== job 3654 ==
// alu
module alu(
		input  FPUCLK,
		input  [31:0] A, B,
		input  [2:0]  CTRL,
		output reg [31:0] OUT
	);
	reg [23:0] APP0, APP1, BPP0, BPP1, RESM;	 
	reg [31:0] OUT0;
	reg ASIGN0, ASIGN1, BSIGN0, BSIGN1, SIGN, OF0;
	reg [2:0]  CTRL1, CTRL2, CTRL3;
	reg [7:0] EXPONENT;
	reg  EXPCIN;				 
	wire [7:0] EXPDIF_w;		 
	wire COUT_EX, COUT_EX1;
	reg [7:0]  EXPCARRY0, EXPCARRY1;						 
	reg  EXPZFLAG0, EXPZFLAG1, EXPZFLAG2;
	cla claexp_0(.A(A[26:23]), .B(B[26:23]^{4{EXPCIN}}), .CIN(EXPCIN),  .COUT(COUT_EX), .S(EXPDIF_w[3:0]));	
	cla claexp_1(.A(A[30:27]),	.B(B[30:27]^{4{EXPCIN}}), .CIN(COUT_EX), .COUT(COUT_EX1), .S(EXPDIF_w[7:4]));
	reg [7:0] EXPDIF0;
	reg EXPLT0;					 
	reg [7:0] AEXP0, BEXP0;		 
	reg [23:0] TBSHIFTED;
	wire [23:0] SHIFTOUT_w;
	shifter shift_0(.IN(TBSHIFTED), .BY(EXPDIF0), .NEG(EXPLT0), .OUT(SHIFTOUT_w));
	reg  [23:0] A_ALUIN, B_ALUIN;
	wire [23:0] ALUOUT;
	reg ALUCIN;
	wire OVERFLOW;
	cla_add cla_add0(
		.A(A_ALUIN),
		.B(B_ALUIN),
		.CIN(ALUCIN),
		.OUT(ALUOUT),
		.OF(OVERFLOW)
	);
	wire [23:0] TWOSOUT;
	twoscomp twosconv0(
		.B(ALUOUT),
		.OUT(TWOSOUT)
	);
	wire [22:0] NORMOUT;
	wire NORMFLAG, NORMZERO;
	wire [7:0] NORM_SHIFT;
	normal normalize0(
		.IN(RESM),
		.INOF(OF0),
		.OUT(NORMOUT),
		.COUNT(NORM_SHIFT),
		.ZEROFLAG(NORMZERO)
	);
	wire COUT_SRES;
	wire [7:0] EXPSRES;
  ...
==> flow/config.mk <==
export PLATFORM = sky130hd
export DESIGN_NAME = alu
export DESIGN_NICKNAME = alu
export VERILOG_FILES = /design/flow/design.v
export SDC_FILE = /design/flow/constraint.sdc
export NUM_CORES = 4
export LEC_CHECK = 0
export CAP_MARGIN = 20
export CELL_PAD_IN_SITES_DETAIL_PLACEMENT = 1
export CELL_PAD_IN_SITES_GLOBAL_PLACEMENT = 1
export CORE_MARGIN = 2
export CORE_UTILIZATION = 69
export CTS_CLUSTER_DIAMETER = 58
export CTS_CLUSTER_SIZE = 41
export GPL_TIMING_DRIVEN = 1
export HOLD_SLACK_MARGIN = -0.07
export MAX_ROUTING_LAYER = met5
export PLACE_DENSITY_LB_ADDON = 0.13
export SETUP_SLACK_MARGIN = 0.02
export SLEW_MARGIN = 20
==> flow/constraint.sdc <==
create_clock -name core_clock -period 6.92 [get_ports {FPUCLK}]
set_input_delay 1.3840 -clock core_clock [delete_from_list [all_inputs] [get_ports {FPUCLK}]]
set_output_delay 1.3840 -clock core_clock [all_outputs]
set_load 0.01 [all_outputs]
run.sh (not shown) runs the stock make flow with config.mk's settings and CLKGATE_MAP_FILE=.
Job 3654 never completed, since it errored out during 3_1_place_gp_skip_io.
The inputs of job 9355 differ from those of job 3654 as listed below.
Settings: removing CTS_CLUSTER_DIAMETER (formerly 58); changing CTS_CLUSTER_SIZE from 41 to 73; changing CORE_UTILIZATION from 69 to 40; removing GPL_TIMING_DRIVEN (formerly 1); changing CELL_PAD_IN_SITES_DETAIL_PLACEMENT from 1 to 2; removing CELL_PAD_IN_SITES_GLOBAL_PLACEMENT (formerly 1); removing MAX_ROUTING_LAYER (formerly met5); changing SETUP_SLACK_MARGIN from 0.02 to -0.47; changing the clock period (ns, I/O delays scaled along) from 6.92 to 5.5.
--- outcome ---
- Sort job 9355 and job 3654 by die span in x, descending, and job 9355 comes first.
- Compared to job 3654, job 9355 was floorplanned on a bigger die.
- Status job 9355: flow complete, layout not clean - setup timing
- The flow ended early for job 3654: it failed with a tool error in 3_1_place_gp_skip_io.
- Job 3654 and job 9355 ended up with roughly the same post-synth design cell area.
### job 9355 -> job 8677
Settings: TNS_END_PERCENT newly set to 5; CORE_UTILIZATION changed from 40 to 56; HOLD_SLACK_MARGIN removed (was -0.07); PLACE_DENSITY_LB_ADDON removed (was 0.13); CELL_PAD_IN_SITES_DETAIL_PLACEMENT removed (was 2); SETUP_SLACK_MARGIN changed from -0.47 to -0.23; CTS_CLUSTER_SIZE removed (was 73); the clock period (ns, I/O delays scaled along) changed from 5.5 to 2.95.
==> comparison <==
Final checks on job 8677, whose flow otherwise completed, came back failing, citing setup timing.
Per the comparison of job 8677 with job 9355, count of instances resized after the clock tree is built saw an increase; wire length saw a decrease; smallest setup slack after layout saw a decrease; total routing usage reported by global routing saw an increase.
Depth of the most critical reg-to-reg path (lower): job 8677
#### Input delta (job 7253 over job 8677)
Settings: setting CTS_CLUSTER_SIZE to 17 for the first time; removing TNS_END_PERCENT (formerly 5); removing SETUP_SLACK_MARGIN (formerly -0.23); changing CORE_UTILIZATION from 56 to 66; changing the clock period (ns, I/O delays scaled along) from 2.95 to 5.15.
Taking job 8677 as the reference, in job 7253 final tally of setup violations shows a reduction of 56, post-layout minimum cycle time saw an increase, power now smaller, number of inserted filler cells in the final layout went down 24%.
Diff job 8677 -> job 7253: global-route met1 utilization rose by 4.2 points; pin count of the biggest net entering global routing climbed about 5%; via count down 188; length of routed met2 wiring ~0 delta; routed wire length increased 290 um.
Side by side, number of signal-net buffers in the layout turned out lower in job 7253 than in job 8677.
Although it ran to completion, job 7253 produced a layout that fails the final checks because of setup timing.
NOTE final non-filler cell total job 8677->job 7253 decreased by more than 10%


alu again, from the RTL that the note above started with.
Design alu, start of the top module:
module alu(
		input  FPUCLK,
		input  [31:0] A, B,
		input  [2:0]  CTRL,
		output reg [31:0] OUT
	);
	reg [23:0] APP0, APP1, BPP0, BPP1, RESM;	 
	reg [31:0] OUT0;
	reg ASIGN0, ASIGN1, BSIGN0, BSIGN1, SIGN, OF0;
	reg [2:0]  CTRL1, CTRL2, CTRL3;
	reg [7:0] EXPONENT;
	reg  EXPCIN;				 
	wire [7:0] EXPDIF_w;		 
	wire COUT_EX, COUT_EX1;
	reg [7:0]  EXPCARRY0, EXPCARRY1;						 
	reg  EXPZFLAG0, EXPZFLAG1, EXPZFLAG2;
	cla claexp_0(.A(A[26:23]), .B(B[26:23]^{4{EXPCIN}}), .CIN(EXPCIN),  .COUT(COUT_EX), .S(EXPDIF_w[3:0]));	
	cla claexp_1(.A(A[30:27]),	.B(B[30:27]^{4{EXPCIN}}), .CIN(COUT_EX), .COUT(COUT_EX1), .S(EXPDIF_w[7:4]));
	reg [7:0] EXPDIF0;
	reg EXPLT0;					 
	reg [7:0] AEXP0, BEXP0;		 
	reg [23:0] TBSHIFTED;
	wire [23:0] SHIFTOUT_w;
	shifter shift_0(.IN(TBSHIFTED), .BY(EXPDIF0), .NEG(EXPLT0), .OUT(SHIFTOUT_w));
	reg  [23:0] A_ALUIN, B_ALUIN;
	wire [23:0] ALUOUT;
	reg ALUCIN;
	wire OVERFLOW;
	cla_add cla_add0(
		.A(A_ALUIN),
		.B(B_ALUIN),
		.CIN(ALUCIN),
		.OUT(ALUOUT),
		.OF(OVERFLOW)
	);
	wire [23:0] TWOSOUT;
	twoscomp twosconv0(
		.B(ALUOUT),
		.OUT(TWOSOUT)
	);
	wire [22:0] NORMOUT;
	wire NORMFLAG, NORMZERO;
	wire [7:0] NORM_SHIFT;
	normal normalize0(
		.IN(RESM),
		.INOF(OF0),
		.OUT(NORMOUT),
		.COUNT(NORM_SHIFT),
		.ZEROFLAG(NORMZERO)
	);
	wire COUT_SRES;
	wire [7:0] EXPSRES;
	cla clasresexp_0(.A(EXPCARRY1[3:0]),	.B(NORM_SHIFT[3:0]), .CIN(1'b0),      .COUT(COUT_SRES), .S(EXPSRES[3:0]));
	cla clasresexp_1(.A(EXPCARRY1[7:4]),	.B(NORM_SHIFT[7:4]), .CIN(COUT_SRES), .COUT(),          .S(EXPSRES[7:4]));
	parameter ADD = 3'b000, SUB = 3'b001;
	always@(*) begin
		if (CTRL == ADD | CTRL == SUB) begin
			EXPCIN <= 1'b1;
		end else begin
			EXPCIN <= 1'b0;
		end
		if (CTRL1 == ADD | CTRL1 == SUB) begin			
			if (EXPLT0 == 1'b0) begin			 
				TBSHIFTED <= BPP0;
			end else begin								 
				TBSHIFTED <= APP0;		
			end
		end else begin
			TBSHIFTED <= 24'bX;
		end
		if (CTRL2 == ADD) begin		
			if (((ASIGN1 == 1'b0) & (BSIGN1 == 1'b0)) | ((ASIGN1 == 1'b1) & (BSIGN1 == 1'b1))) begin 	 
				A_ALUIN <= APP1;
				B_ALUIN <= BPP1;
				ALUCIN  <= 1'b0;
			end else if ((ASIGN1 == 1'b0) & (BSIGN1 == 1'b1)) begin
				A_ALUIN <= APP1;	 
				B_ALUIN <= BPP1;
  ...
Settings: LEC_CHECK=0, ABC_AREA=1, CAP_MARGIN=20, CORE_MARGIN=2, CORE_UTILIZATION=71, CTS_CLUSTER_SIZE=36, PLACE_DENSITY=0.64, SETUP_SLACK_MARGIN=-0.18, SLEW_MARGIN=20; clock period 4.94 ns.
The baseline ran to the end with violations: setup timing.
Change:
Settings changed: ABC_AREA 1 to unset, CORE_UTILIZATION 71 to 40, CTS_CLUSTER_SIZE 36 to unset, PLACE_DENSITY 0.64 to unset, SETUP_SLACK_MARGIN -0.18 to unset.
Clock period 4.94 ns to 5.5 ns, I/O delays scaled along.
=> With this change the flow went through all stages and came out clean; non-clock buffer count went up by 42; routed wire length fell by a quarter to a third; worst setup slack gets better by 230 ps; total power shrinks by a few percent; via count is lower by about a fifth; synthesized cell count fell by about a fifth.
Change:
Settings changed: CORE_UTILIZATION 40 to 62, SETUP_SLACK_MARGIN set to 0.38, TNS_END_PERCENT set to 5.
Clock period 5.5 ns to 1.26 ns, I/O delays scaled along.
What happened: The new run ended with an error in global routing (5_1_grt), error GRT-0232; synthesized area stays the same; synthesized cell count is unchanged; die area came out lower by a quarter to a third.
Change:
Settings changed: ABC_AREA set to 1, CTS_CLUSTER_DIAMETER set to 67, CTS_CLUSTER_SIZE set to 10.
Result: The new run never finished: it broke off in global routing (5_1_grt) (GRT-0232); die size goes up slightly; synthesized area went up slightly; synthesized cell count goes up by a quarter to a third.
Power is estimated from default activity; no workload was simulated.
